## build 5
Design cpu_hazard, start of the top module:
module cpu_hazard(input wire clk,
           input wire rst,
           input wire enable,
           input wire start,
           output wire d_we,
           output wire [7:0] i_addr,
           output wire [7:0] d_addr,
           input  wire [15:0] i_datain,
           input  wire [15:0] d_datain,
           output wire [15:0] d_dataout,
           output wire busy
    );
    reg [7:0] pc;
    assign i_addr = pc;
    function automatic wr_reg(input [4:0] op);
      wr_reg = (op == 5'b00010) || (op == 5'b01000) || (op == 5'b10001) || (op == 5'b01010) || (op == 5'b10010)
            || (op == 5'b10000) || (op == 5'b01001) || (op == 5'b01011) || (op == 5'b01101) || (op == 5'b01110)
            || (op == 5'b01111)  || (op == 5'b00100)  || (op == 5'b00101)  || (op == 5'b00110) || (op == 5'b00111);
    endfunction
    function automatic rd_r1(input [4:0] op);
      rd_r1 = (op == 5'b00011) || (op == 5'b00010) || (op == 5'b01000) || (op == 5'b10001) || (op == 5'b01010)
           || (op == 5'b10010) || (op == 5'b01100) || (op == 5'b01101) || (op == 5'b01110) || (op == 5'b01111)
           || (op == 5'b00100) || (op == 5'b00110) || (op == 5'b00101) || (op == 5'b00111);
    endfunction
    function automatic rd_r2(input [4:0] op);
      rd_r2 = (op == 5'b01000) || (op == 5'b10001) || (op == 5'b01010) || (op == 5'b10010) || (op == 5'b01100)
           || (op == 5'b01101) || (op == 5'b01110) || (op == 5'b01111);
    endfunction
  ...
Settings: LEC_CHECK=0, CAP_MARGIN=20, CORE_MARGIN=2, CORE_UTILIZATION=70, CTS_CLUSTER_DIAMETER=24, CTS_CLUSTER_SIZE=24, SETUP_SLACK_MARGIN=0.54, SLEW_MARGIN=20; clock period 3.87 ns.
run.sh (not shown) runs the stock make flow with config.mk's settings and CLKGATE_MAP_FILE=.
Build 5 never completed; the flow aborted with a tool error in global routing (5_1_grt).
Input-level comparison between build 27 and build 5:
# build 5
export LEC_CHECK = 0
export CAP_MARGIN = 20
export CORE_MARGIN = 2
export CORE_UTILIZATION = 70
export CTS_CLUSTER_DIAMETER = 24
export CTS_CLUSTER_SIZE = 24
export SETUP_SLACK_MARGIN = 0.54
export SLEW_MARGIN = 20
create_clock -name core_clock -period 3.87 [get_ports {clk}]
# build 27
export LEC_CHECK = 0
export ABC_AREA = 1
export CAP_MARGIN = 30
export CORE_MARGIN = 4
export CORE_UTILIZATION = 49
export CTS_CLUSTER_SIZE = 79
export GPL_ROUTABILITY_DRIVEN = 0
export GPL_TIMING_DRIVEN = 0
export MAX_ROUTING_LAYER = met4
export PLACE_DENSITY_LB_ADDON = 0.24
export SETUP_SLACK_MARGIN = 0.37
export SLEW_MARGIN = 10
create_clock -name core_clock -period 4.64 [get_ports {clk}]
Notes after the runs:
Across both runs, synthesized area per cell was lower for build 27 than for build 5.
Build 27: no failed stages, no open violations at the end
Build 5: it failed during global routing (5_1_grt), and the tool reported GRT-0232.
Looking at dominant combinational cell family by area after synthesis, the AND-OR/OR-AND gates result is from build 5; the simple AND/OR/NAND/NOR gates one comes from build 27.
Standard-cell row count went up by more than 10% going from build 5 to build 27.
Per the comparison of build 27 with build 5, floorplan-stage core utilization now smaller, core footprint moved up.
Compared to build 5, build 27 was floorplanned on a bigger die.
Detailed placer's ending HPWL: build 5 and build 27 compared, lower one is build 5
Delta (build 27 minus build 5): chip height higher; synthesized cell count higher; area after synthesis lower; number of CTS-inserted buffers lower.
Build 27 — post-synthesis share of cell area spent on and-or and or-and gates 1.4 points lower, build 5 as reference
### build 27 -> build 39
# build 27
export LEC_CHECK = 0
export ABC_AREA = 1
export CAP_MARGIN = 30
export CORE_MARGIN = 4
export CORE_UTILIZATION = 49
export CTS_CLUSTER_SIZE = 79
export GPL_ROUTABILITY_DRIVEN = 0
export GPL_TIMING_DRIVEN = 0
export MAX_ROUTING_LAYER = met4
export PLACE_DENSITY_LB_ADDON = 0.24
export SETUP_SLACK_MARGIN = 0.37
export SLEW_MARGIN = 10
create_clock -name core_clock -period 4.64 [get_ports {clk}]
# build 39
export LEC_CHECK = 0
export CAP_MARGIN = 20
export CORE_MARGIN = 2
export CORE_UTILIZATION = 71
export SETUP_SLACK_MARGIN = -0.2
export SLEW_MARGIN = 20
create_clock -name core_clock -period 2.77 [get_ports {clk}]
Notes after the runs:
Build 39 did not run to completion, as it errored out during global routing (5_1_grt).
From build 27 to build 39 the numbers moved as follows: placed cell area moved up; compound-gate portion of the synthesized area went up; total die area now smaller; total CTS buffers lower.
As of build 39, number of placed instances with taps included had fallen by more than 10% compared to build 27.
When build 39 is measured against build 27, its synthesized chip area reported by yosys turns out about 3.7% higher.
Diff build 27 -> build 39 | synthesized instance count | down by more than 10%
Sort build 27 and build 39 by post-CTS setup-driven buffer insertion count, descending, and build 39 comes first.
The simple-gate portion of the synthesized area of build 39 falls short of that of build 27 by 16 points.
The inputs of build 40 differ from those of build 39 as listed below.
# build 39
export LEC_CHECK = 0
export CAP_MARGIN = 20
export CORE_MARGIN = 2
export CORE_UTILIZATION = 71
export SETUP_SLACK_MARGIN = -0.2
export SLEW_MARGIN = 20
create_clock -name core_clock -period 2.77 [get_ports {clk}]
# build 40
export LEC_CHECK = 0
export ABC_AREA = 0
export CAP_MARGIN = 30
export CORE_MARGIN = 4
export CORE_UTILIZATION = 35
export CTS_CLUSTER_SIZE = 79
export GPL_ROUTABILITY_DRIVEN = 0
export GPL_TIMING_DRIVEN = 1
export MAX_ROUTING_LAYER = met4
export MIN_ROUTING_LAYER = met1
export PLACE_DENSITY_LB_ADDON = 0.24
export SETUP_SLACK_MARGIN = 0.37
export SLEW_MARGIN = 10
create_clock -name core_clock -period 4.64 [get_ports {clk}]
Results
- [build 40 vs build 39] number of gates resized after CTS: lower in build 40
- Build 40 against build 39: die width went up 79 um, share of the yosys chip area belonging to registers essentially unchanged, deepest level of the CTS H-tree increased by 1 relative to the old numbers.
- Placed instance count: lower on build 39
- Cmp build 40 vs build 39: area of the core region higher in build 40
- Build 40 finished every step from synthesis to the final layout, and the layout passed the timing, DRC and antenna checks.
- Of build 39 and build 40, the higher floorplan core density belongs to build 39.
--- input diff build 40..build 59 ---
# build 40
export LEC_CHECK = 0
export ABC_AREA = 0
export CAP_MARGIN = 30
export CORE_MARGIN = 4
export CORE_UTILIZATION = 35
export CTS_CLUSTER_SIZE = 79
export GPL_ROUTABILITY_DRIVEN = 0
export GPL_TIMING_DRIVEN = 1
export MAX_ROUTING_LAYER = met4
export MIN_ROUTING_LAYER = met1
export PLACE_DENSITY_LB_ADDON = 0.24
export SETUP_SLACK_MARGIN = 0.37
export SLEW_MARGIN = 10
create_clock -name core_clock -period 4.64 [get_ports {clk}]
# build 59
export LEC_CHECK = 0
export CAP_MARGIN = 20
export CORE_MARGIN = 2
export CORE_UTILIZATION = 40
export SLEW_MARGIN = 20
create_clock -name core_clock -period 4.99 [get_ports {clk}]
Notes after the runs:
From build 59 to build 40, instance tally after logic synthesis did not move at all.
Build 59 vs. build 40: worst setup slack went up by 0.048 ns; total power went down by 7.3%; number of cells in the design after placement went down by about 3.5%; via count went up by about 1.4%; overflow left after global routing was more or less identical.
As far as share of cell area taken by muxes after synthesis is concerned, build 40 and build 59 perform about the same.
For the power per cell area, build 59 came in about 6% lower than build 40 did.
The via count of the first global-routing pass was comparable across build 59 and build 40.
No activity file was given, so power comes from the tool's default toggle rates.
